==> violet <==
Design booth_walloc, start of the top module:
module booth_walloc# (parameter COMPUTER_WIDTH=32,parameter WIDTH =COMPUTER_WIDTH+2)
(
  input               clk           ,
  input               reset         ,
  input  [COMPUTER_WIDTH:0] src1,
  input  [COMPUTER_WIDTH:0] src2,
  input         in_valid,
  output reg    in_ready,
  output reg    out_valid,
  output [COMPUTER_WIDTH*2-1:0] result
);
==> flow/config.mk <==
export PLATFORM = sky130hd
export DESIGN_NAME = booth_walloc
export DESIGN_NICKNAME = booth_walloc
export VERILOG_FILES = /design/flow/design.v
export SDC_FILE = /design/flow/constraint.sdc
export NUM_CORES = 4
export LEC_CHECK = 0
export ABC_AREA = 1
export CAP_MARGIN = 20
export CORE_ASPECT_RATIO = 0.92
export CORE_MARGIN = 2
export CORE_UTILIZATION = 72
export CTS_CLUSTER_DIAMETER = 279
export CTS_CLUSTER_SIZE = 100
export PLACE_DENSITY = 0.37
export SLEW_MARGIN = 20
export TNS_END_PERCENT = 5
==> flow/constraint.sdc <==
create_clock -name core_clock -period 4.23 [get_ports {clk}]
set_input_delay 0.8460 -clock core_clock [delete_from_list [all_inputs] [get_ports {clk}]]
set_output_delay 0.8460 -clock core_clock [all_outputs]
set_load 0.01 [all_outputs]
run.sh (not shown) runs the stock make flow with config.mk's settings and CLKGATE_MAP_FILE=.
==> garnet: changes against violet <==
ABC_AREA = unset   (was 1)
CORE_ASPECT_RATIO = unset   (was 0.92)
CORE_UTILIZATION = 69   (was 72)
CTS_CLUSTER_DIAMETER = 239   (was 279)
CTS_CLUSTER_SIZE = 53   (was 100)
MAX_ROUTING_LAYER = met4   (was unset)
PLACE_DENSITY = unset   (was 0.37)
TNS_END_PERCENT = 70   (was 5)
==> flow/constraint.sdc (replaced) <==
create_clock -name core_clock -period 5.36 [get_ports {clk}]
set_input_delay 1.0720 -clock core_clock [delete_from_list [all_inputs] [get_ports {clk}]]
set_output_delay 1.0720 -clock core_clock [all_outputs]
set_load 0.01 [all_outputs]
==> quartz: changes against violet <==
ABC_AREA = unset   (was 1)
CORE_ASPECT_RATIO = unset   (was 0.92)
CORE_UTILIZATION = 68   (was 72)
CTS_CLUSTER_DIAMETER = 299   (was 279)
CTS_CLUSTER_SIZE = 99   (was 100)
PLACE_DENSITY = unset   (was 0.37)
TNS_END_PERCENT = 10   (was 5)
==> flow/constraint.sdc (replaced) <==
create_clock -name core_clock -period 4.59 [get_ports {clk}]
set_input_delay 0.9180 -clock core_clock [delete_from_list [all_inputs] [get_ports {clk}]]
set_output_delay 0.9180 -clock core_clock [all_outputs]
set_load 0.01 [all_outputs]
==> willow: changes against violet <==
ABC_AREA = unset   (was 1)
CELL_PAD_IN_SITES_DETAIL_PLACEMENT = 2   (was unset)
CORE_ASPECT_RATIO = unset   (was 0.92)
CORE_MARGIN = 5   (was 2)
CORE_UTILIZATION = 40   (was 72)
CTS_CLUSTER_DIAMETER = unset   (was 279)
CTS_CLUSTER_SIZE = unset   (was 100)
GPL_ROUTABILITY_DRIVEN = 0   (was unset)
PLACE_DENSITY = unset   (was 0.37)
TNS_END_PERCENT = unset   (was 5)
==> flow/constraint.sdc (replaced) <==
create_clock -name core_clock -period 7.5 [get_ports {clk}]
set_input_delay 1.5000 -clock core_clock [delete_from_list [all_inputs] [get_ports {clk}]]
set_output_delay 1.5000 -clock core_clock [all_outputs]
set_load 0.01 [all_outputs]
==> qor summary <==
Result of the run: quartz finished with violations; violet stopped before the end; willow no timing/DRC/antenna violations; garnet no timing/DRC/antenna violations
Last stage reached: quartz -; violet global routing; willow -; garnet -
Layout check failures: quartz setup timing; violet -; willow -; garnet -
Yosys cell count: quartz 4600; violet 5203; willow 4600; garnet 4600
Crit path kind: quartz flop to output pin; violet -; willow flop to output pin; garnet flop to output pin
Area inside the core boundary: quartz 61500 sq um; violet 57400 sq um; willow 105000 sq um; garnet 60500 sq um
Die width: quartz 253 microns; violet 256 microns; willow 335 microns; garnet 251 microns
Top power group: quartz combinational cells; violet -; willow combinational cells; garnet combinational cells
Most numerous cell in the Yosys netlist: quartz sky130_fd_sc_hd__fa_1; violet sky130_fd_sc_hd__inv_1; willow sky130_fd_sc_hd__fa_1; garnet sky130_fd_sc_hd__fa_1
Top cell class by occupied area: quartz multi-input combinational cells; violet -; willow multi-input combinational cells; garnet multi-input combinational cells
Sequential Power Share: quartz 12.4%; violet -; willow 11.9%; garnet 13.4%
Power consumed by the clock network: quartz 0.00176 W; violet -; willow 0.00107 W; garnet 0.00142 W
Destination of the worst hold path: quartz adder_b[2]$_DFFE_PP_; violet -; willow first_doing$_DFF_P_; garnet adder_a[10]$_DFFE_PP_
WP data arrival: quartz 4.30 ns; violet -; willow 5.72 ns; garnet 4.17 ns
Net switching power: quartz 0.0197 W; violet -; willow 0.0137 W; garnet 0.0149 W
Simple-Gate Fraction of Synth Area: quartz 7.85%; violet 13.3%; willow 7.85%; garnet 7.85%
#MultiIn Comb: quartz 3294; violet -; willow 3293; garnet 3293
Gate count after technology mapping: quartz 4600; violet 5203; willow 4600; garnet 4600
Count of unique library cells instantiated by Yosys: quartz 69; violet 47; willow 69; garnet 69
Number of gates resized after cts: quartz 392; violet 485; willow 0; garnet 20
Share of power burned in combinational logic: quartz 83.2%; violet -; willow 84.0%; garnet 82.0%
Max incr delay on CP: quartz 0.43 ns; violet -; willow 0.78 ns; garnet 0.55 ns
Reg-to-reg slack, setup: quartz -0.59 ns; violet -; willow 0.51 ns; garnet 0.14 ns
Rel. slew slack: quartz 38.1%; violet -; willow 18.9%; garnet 22.5%
Synth Area in XOR/XNOR: quartz 12.3%; violet 1.02%; willow 12.3%; garnet 12.3%
Final Setup Violations: quartz 156; violet -; willow 0; garnet 0
Startpoint of the tightest hold check path: quartz first_doing$_DFF_P_; violet -; willow in_ready$_DFF_P_; garnet first_doing$_DFF_P_
Floorplan row count: quartz 91; violet 84; willow 119; garnet 90
Final hold violation count: quartz 0; violet -; willow 0; garnet 0

========
==> run a <==
booth_walloc again, from the RTL that the note above started with.
clock: 4.65 ns
lec_check: 0
abc_area: 1
cap_margin: 20
core_aspect_ratio: 0.5
core_margin: 2
core_utilization: 19
cts_cluster_diameter: 189
cts_cluster_size: 41
gpl_routability_driven: 0
max_routing_layer: met5
min_routing_layer: met1
place_density_lb_addon: 0.28
setup_slack_margin: -0.46
slew_margin: 20
tns_end_percent: 40
==> run b: changes against run a <==
==> flow/config.mk (replaced) <==
export PLATFORM = sky130hd
export DESIGN_NAME = booth_walloc
export DESIGN_NICKNAME = booth_walloc
export VERILOG_FILES = /design/flow/design.v
export SDC_FILE = /design/flow/constraint.sdc
export NUM_CORES = 4
export LEC_CHECK = 0
export ABC_AREA = 1
export CAP_MARGIN = 20
export CORE_ASPECT_RATIO = 1.64
export CORE_MARGIN = 2
export CORE_UTILIZATION = 72
export CTS_CLUSTER_DIAMETER = 346
export CTS_CLUSTER_SIZE = 37
export GPL_ROUTABILITY_DRIVEN = 0
export MAX_ROUTING_LAYER = met5
export MIN_ROUTING_LAYER = met1
export PLACE_DENSITY_LB_ADDON = 0.27
export SETUP_SLACK_MARGIN = 1.07
export SLEW_MARGIN = 20
export TNS_END_PERCENT = 5
==> flow/constraint.sdc (replaced) <==
create_clock -name core_clock -period 3.89 [get_ports {clk}]
set_input_delay 0.7780 -clock core_clock [delete_from_list [all_inputs] [get_ports {clk}]]
set_output_delay 0.7780 -clock core_clock [all_outputs]
set_load 0.01 [all_outputs]
==> run c: changes against run a <==
==> flow/config.mk (replaced) <==
export PLATFORM = sky130hd
export DESIGN_NAME = booth_walloc
export DESIGN_NICKNAME = booth_walloc
export VERILOG_FILES = /design/flow/design.v
export SDC_FILE = /design/flow/constraint.sdc
export NUM_CORES = 4
export LEC_CHECK = 0
export CAP_MARGIN = 20
export CORE_MARGIN = 2
export CORE_UTILIZATION = 54
export SLEW_MARGIN = 20
==> flow/constraint.sdc (replaced) <==
create_clock -name core_clock -period 6.67 [get_ports {clk}]
set_input_delay 1.3340 -clock core_clock [delete_from_list [all_inputs] [get_ports {clk}]]
set_output_delay 1.3340 -clock core_clock [all_outputs]
set_load 0.01 [all_outputs]
==> run d: changes against run a <==
==> flow/config.mk (replaced) <==
export PLATFORM = sky130hd
export DESIGN_NAME = booth_walloc
export DESIGN_NICKNAME = booth_walloc
export VERILOG_FILES = /design/flow/design.v
export SDC_FILE = /design/flow/constraint.sdc
export NUM_CORES = 4
export LEC_CHECK = 0
export CAP_MARGIN = 20
export CORE_MARGIN = 2
export CORE_UTILIZATION = 11
export SLEW_MARGIN = 20
==> flow/constraint.sdc (replaced) <==
create_clock -name core_clock -period 10.2 [get_ports {clk}]
set_input_delay 2.0400 -clock core_clock [delete_from_list [all_inputs] [get_ports {clk}]]
set_output_delay 2.0400 -clock core_clock [all_outputs]
set_load 0.01 [all_outputs]
==> comparison <==
In run c the combinational power is larger than in run d, by about 40%. Run d completed without violations. Run b stopped in global routing (5_1_grt), error GRT-0116. Run a finished but fails on setup timing. Run c finished with timing, DRC and antenna clean. Worst setup slack, highest first: run d, run c, run a. The highest power belongs to run a, the lowest to run d. In run a the wire length is larger than in run c, by about 50%.
==> figures <==
| item | run d | run a | run b | run c |
|---|---|---|---|---|
| Status | no timing/DRC/antenna violations | failed layout checks | did not finish | no timing/DRC/antenna violations |
| Last stage reached | - | - | global routing (5_1_grt) | - |
| Layout check failures | - | setup timing | - | - |
| Power share of the sequential group | 12.9% | 12.6% | - | 14.0% |
| Launch instance of the worst register-to-register path | multiplier[15]$_DFFE_PP_ | multiplier[9]$_DFFE_PP_ | - | multiplier[25]$_DFFE_PP_ |
| Comb pwr share | 82.7% | 83.2% | - | 80.9% |
| Detail Route met3 WL | 13900 µm | 23000 µm | - | 16400 µm |
| Sequential cell area | 0.00592 mm² | 0.00592 mm² | - | 0.00592 mm² |
| Inverter count of the layout excluding clock inverters | 657 | 1035 | - | 657 |
| Biggest consumer | combinational logic | combinational logic | - | combinational logic |
| Total routed wire length on the met1 layer | 64600 µm | 89800 µm | - | 58500 µm |
| FP Core Util | 11.0% | 19.2% | 72.7% | 54.5% |

========
==> v6: inputs <==
==> flow/design.v <==
module booth_sel(
  input [2:0] src,
  output [3:0] sel
);
wire y_add,y,y_sub;
wire sel_negative,sel_double_negative,sel_positive,sel_double_positive;
assign {y_add,y,y_sub} = src;
assign sel_negative =  y_add & (y & ~y_sub | ~y & y_sub);
assign sel_positive = ~y_add & (y & ~y_sub | ~y & y_sub);
assign sel_double_negative =  y_add & ~y & ~y_sub;
assign sel_double_positive = ~y_add &  y &  y_sub;
assign sel={sel_negative,sel_positive,sel_double_negative,sel_double_positive};
endmodule
module booth_result_sel(
  input [3:0] sel,
  input [1:0] src,
  output      p 
);
wire x,x_sub;
wire sel_negative,sel_double_negative,sel_positive,sel_double_positive;
assign {sel_negative,sel_positive,sel_double_negative,sel_double_positive}=sel;
assign {x,x_sub} =src;
assign p = ~(~(sel_negative & ~x) & ~(sel_double_negative & ~x_sub) 
           & ~(sel_positive & x ) & ~(sel_double_positive &  x_sub));
endmodule
module booth_partial
#(
    parameter WIDTH = 34
)
(
  input [2*WIDTH-1:0]  x_src,
  input [2:0] y_src,
  output [2*WIDTH-1:0]   p_result,
  output                cout 
);
wire y_add,y,y_sub;
assign {y_add,y,y_sub} = y_src;
wire [3:0] sel;
wire sel_negative,sel_double_negative,sel_positive,sel_double_positive;
assign {sel_negative,sel_positive,sel_double_negative,sel_double_positive}=sel;
assign cout=sel_negative || sel_double_negative;
booth_sel booth_sel(
    .src    (y_src),
    .sel    (sel)
);
booth_result_sel partial0(.sel (sel), .src ({x_src[0],1'b0}), .p (p_result[0]));
genvar x;
generate for ( x =1;x<WIDTH*2;x=x+1) begin : gen_partial
    booth_result_sel partial(.sel (sel), .src (x_src[x:x-1]), .p (p_result[x]));
end endgenerate
endmodule
module switch_17x68bits(
   input [1155:0] part_group,
      output [1155:0] sw_group
);
wire [67:0] po16,po15,po14,po13,po12,po11,po10,po09,po08,po07,po06,po05,po04,po03,po02,po01,po00;
assign {po16,po15,po14,po13,po12,po11,po10,po09,po08,po07,po06,po05,po04,po03,po02,po01,po00} = part_group;
genvar x;
generate for ( x =0;x<68;x=x+1) begin : gen_switch
    assign sw_group[(x+1)*17-1:x*17] = {po16[x],po15[x],po14[x],po13[x],po12[x],po11[x],po10[x],po09[x],
                                     po08[x],po07[x],po06[x],po05[x],po04[x],po03[x],po02[x],po01[x],po00[x]};
end endgenerate
endmodule
module walloc_17bits(
    input [16:0] src_in,
    input [13:0]  cin,
    output [13:0] cout_group,
    output      cout,s
);
wire [13:0] c;
wire [4:0] first_s;
csa csa0 (.in (src_in[16:14]), .cout (c[4]), .s (first_s[4]) );
csa csa1 (.in (src_in[13:11]), .cout (c[3]), .s (first_s[3]) );
csa csa2 (.in (src_in[10:08]), .cout (c[2]), .s (first_s[2]) );
csa csa3 (.in (src_in[07:05]), .cout (c[1]), .s (first_s[1]) );
csa csa4 (.in (src_in[04:02]), .cout (c[0]), .s (first_s[0]) );
wire [3:0] secnod_s;
csa csa5 (.in ({first_s[4:2]}             ), .cout (c[8]), .s (secnod_s[3]));
csa csa6 (.in ({first_s[1:0],src_in[1]}   ), .cout (c[7]), .s (secnod_s[2]));
csa csa7 (.in ({src_in[0],cin[4:3]}       ), .cout (c[6]), .s (secnod_s[1]));
csa csa8 (.in ({cin[2:0]}                 ), .cout (c[5]), .s (secnod_s[0]));
wire [1:0] thrid_s;
csa csa9 (.in (secnod_s[3:1]          ), .cout (c[10]), .s (thrid_s[1]));
csa csaA (.in ({secnod_s[0],cin[6:5]} ), .cout (c[09]), .s (thrid_s[0]));
wire [1:0] fourth_s;
csa csaB (.in ({thrid_s[1:0],cin[10]} ),  .cout (c[12]), .s (fourth_s[1]));
csa csaC (.in ({cin[9:7]             }),  .cout (c[11]), .s (fourth_s[0]));
wire fifth_s;
csa csaD (.in ({fourth_s[1:0],cin[11]}),  .cout (c[13]), .s (fifth_s));
csa csaE (.in ({fifth_s,cin[13:12]}   ),  .cout (cout),  .s  (s));
assign cout_group = c;
endmodule
module csa(
  input [2:0] in,
  output cout,s
);
wire a,b,cin;
assign a=in[2];
assign b=in[1];
assign cin=in[0];
assign s = a ^ b ^ cin;
assign cout = a & b | b & cin | a & cin;
endmodule
module booth_walloc# (parameter COMPUTER_WIDTH=32,parameter WIDTH =COMPUTER_WIDTH+2)
(
  input               clk           ,
  input               reset         ,
  input  [COMPUTER_WIDTH:0] src1,
  input  [COMPUTER_WIDTH:0] src2,
  input         in_valid,
  output reg    in_ready,
  output reg    out_valid,
  output [COMPUTER_WIDTH*2-1:0] result
);
reg [WIDTH-1:0] multiplier;
reg [WIDTH*2-1:0] multiplicand;
reg first_doing;
wire ready_to_doing;
assign ready_to_doing = in_ready && in_valid;
always@(posedge clk ) begin
      if (reset ) begin
        in_ready <=1'b0;
      end
      else begin
        in_ready<=1'b1;
      end
      if (ready_to_doing) begin
        first_doing<=1'b1;
      end
      else begin
        first_doing <= 1'b0;
      end
      out_valid <= first_doing;
end
always @(posedge clk ) begin
  if (ready_to_doing) begin
    multiplicand <= {{WIDTH{src1[COMPUTER_WIDTH]}},src1};
    multiplier <= {src2[COMPUTER_WIDTH],src2};
  end
end
wire [1155:0] part_group;
wire [16:0]   part_cout;
booth_partial part0 (.x_src (multiplicand), .y_src({multiplier[1:0],1'b0}), 
                        .p_result (part_group[67:0]), .cout(part_cout[0]));
genvar x;
generate for ( x =1;x<17;x=x+1) begin : gen_walloc_partial
booth_partial part (
                    .x_src ({multiplicand[2*WIDTH-1-2*x:0],
                    {2*x{1'b0}}}), 
                    .y_src({multiplier[(x+1)*2-1:x*2-1]}), 
                    .p_result (part_group[(x+1)*68-1:x*68]), .cout(part_cout[x]));
end endgenerate
wire [1155:0] swo_group; 
switch_17x68bits switch (.part_group (part_group), .sw_group (swo_group));
wire [937:0] wt_cout; 
wire [66:0]  wt_c;
wire [67:0]  wt_s;
walloc_17bits walloc00 (.src_in (swo_group[16:0]), .cin({part_cout[13:0]}), 
                    .cout_group (wt_cout[13:0]),  .cout(wt_c[0]), .s (wt_s[0]));
genvar y;
generate for ( y =1;y<67;y=y+1) begin : gen_walloc
walloc_17bits walloc  (.src_in (swo_group[(y+1)*17-1:y*17]), .cin({wt_cout[y*14-1:(y-1)*14]}), 
                    .cout_group (wt_cout[(y+1)*14-1:y*14]),  .cout(wt_c[y]), .s (wt_s[y]));
end endgenerate
walloc_17bits walloc67(.src_in (swo_group[1155:1139]), .cin({wt_cout[937:924]}), 
                    .cout_group (),  .cout(), .s (wt_s[67]));
reg [67:0] wt_s_buf,wt_c_buf;
reg  part_next_highest_bit;
always@(posedge clk ) begin
  if (first_doing) begin
    wt_c_buf <= {wt_c,part_cout[14]};
    wt_s_buf <= {wt_s};
    part_next_highest_bit <= part_cout[15];
  end
end
wire [WIDTH*2-1:0] adder_a;
wire [WIDTH*2-1:0] adder_b;
wire              adder_cin;
wire [WIDTH*2-1:0] adder_result;
wire        adder_cout;
assign adder_a   = wt_c_buf;
assign adder_b   = wt_s_buf;
assign adder_cin = part_next_highest_bit;
assign {adder_cout, adder_result} = adder_a + adder_b + {{WIDTH*2-2{1'b0}},adder_cin};
assign result = adder_result[COMPUTER_WIDTH*2-1:0];
endmodule
==> flow/run.sh <==
#!/bin/bash
# the make line also repeats each setting of config.mk as NAME=value (left out here)
make -C /OpenROAD-flow-scripts/flow DESIGN_CONFIG=/design/flow/config.mk WORK_HOME=/design/flow/orfs CLKGATE_MAP_FILE= finish
==> flow/config.mk <==
export PLATFORM = sky130hd
export DESIGN_NAME = booth_walloc
export DESIGN_NICKNAME = booth_walloc
export VERILOG_FILES = /design/flow/design.v
export SDC_FILE = /design/flow/constraint.sdc
export NUM_CORES = 4
export LEC_CHECK = 0
export ABC_AREA = 1
export CAP_MARGIN = 20
export CORE_ASPECT_RATIO = 1.64
export CORE_MARGIN = 2
export CORE_UTILIZATION = 23
export CTS_CLUSTER_DIAMETER = 189
export CTS_CLUSTER_SIZE = 41
export GPL_ROUTABILITY_DRIVEN = 0
export MAX_ROUTING_LAYER = met5
export MIN_ROUTING_LAYER = met1
export PLACE_DENSITY_LB_ADDON = 0.28
export SETUP_SLACK_MARGIN = 0.82
export SLEW_MARGIN = 20
export TNS_END_PERCENT = 35
==> flow/constraint.sdc <==
create_clock -name core_clock -period 4.65 [get_ports {clk}]
set_input_delay 0.9300 -clock core_clock [delete_from_list [all_inputs] [get_ports {clk}]]
set_output_delay 0.9300 -clock core_clock [all_outputs]
set_load 0.01 [all_outputs]
==> v24 (differences from v6) <==
==> flow/config.mk (replaced) <==
export PLATFORM = sky130hd
export DESIGN_NAME = booth_walloc
export DESIGN_NICKNAME = booth_walloc
export VERILOG_FILES = /design/flow/design.v
export SDC_FILE = /design/flow/constraint.sdc
export NUM_CORES = 4
export LEC_CHECK = 0
export CAP_MARGIN = 20
export CORE_MARGIN = 2
export CORE_UTILIZATION = 56
export CTS_CLUSTER_SIZE = 62
export SLEW_MARGIN = 20
export TNS_END_PERCENT = 5
==> flow/constraint.sdc (replaced) <==
create_clock -name core_clock -period 6.4 [get_ports {clk}]
set_input_delay 1.2800 -clock core_clock [delete_from_list [all_inputs] [get_ports {clk}]]
set_output_delay 1.2800 -clock core_clock [all_outputs]
set_load 0.01 [all_outputs]
==> v29 (differences from v6) <==
==> flow/config.mk (replaced) <==
export PLATFORM = sky130hd
export DESIGN_NAME = booth_walloc
export DESIGN_NICKNAME = booth_walloc
export VERILOG_FILES = /design/flow/design.v
export SDC_FILE = /design/flow/constraint.sdc
export NUM_CORES = 4
export LEC_CHECK = 0
export CAP_MARGIN = 20
export CORE_MARGIN = 2
export CORE_UTILIZATION = 70
export CTS_CLUSTER_SIZE = 37
export SETUP_SLACK_MARGIN = 0.27
export SLEW_MARGIN = 20
==> flow/constraint.sdc (replaced) <==
create_clock -name core_clock -period 5.07 [get_ports {clk}]
set_input_delay 1.0140 -clock core_clock [delete_from_list [all_inputs] [get_ports {clk}]]
set_output_delay 1.0140 -clock core_clock [all_outputs]
set_load 0.01 [all_outputs]
==> results <==
quantity                                                                        v6         v24              v29
Share of the synthesized netlist area taken by xor and xnor gates            1.02%       12.3%            12.3%
Result of the run                                                  failed layout checks  no timing/DRC/antenna violations  failed layout checks
Reasons for failing layout checks                                     setup timing           -     setup timing
Init Core Util                                                               23.2%       56.6%            70.3%
Maximum number of pins on one net before global-route repair                   131         102              131
ClkCell Share                                                               0.920%       1.41%            1.26%
Max-slew headroom                                                            21.3%       20.7%            25.5%
Per-cell routed wire length                                                26.7 um     25.5 um          27.2 um
Horizontal extent of the die                                                337 um      279 um           250 um
Met1 Wirelength                                                           74800 um    58700 um         51700 um
Via count                                                                    42621       33482            37646
P_seq                                                                      4.82 mW     3.46 mW          4.41 mW
Final routed wirelength across all metal layers                          223000 um   139000 um        150000 um
Met1 track demand over resource                                              25.1%       53.2%            61.6%
Critical Path AT                                                           5.47 ns     4.86 ns          5.46 ns
Capturing element of the worst setup path                              adder_b[43]  result[55]      adder_b[63]
Clock-pin slew on the worst setup and hold paths                           0.09 ns     0.10 ns          0.09 ns
Setup repair after global routing missed its margin                            yes          no              yes
Post-synth top area share                                                    36.7%       36.4%            36.4%
Yosys chip area                                                          41900 um2   42200 um2        42200 um2
Largest fanout on the critical path                                             12           6                8
Synth Area in Adders                                                         39.0%       38.7%            38.7%
Power drawn by the clock network                                           1.53 mW     1.27 mW          1.59 mW
Sequential Power Share                                                       12.7%       13.6%            13.3%
Die H                                                                       551 um      279 um           250 um
Final cell utilization of the core                                           32.1%       61.1%            84.5%
Power and IR drop assume default switching activity.
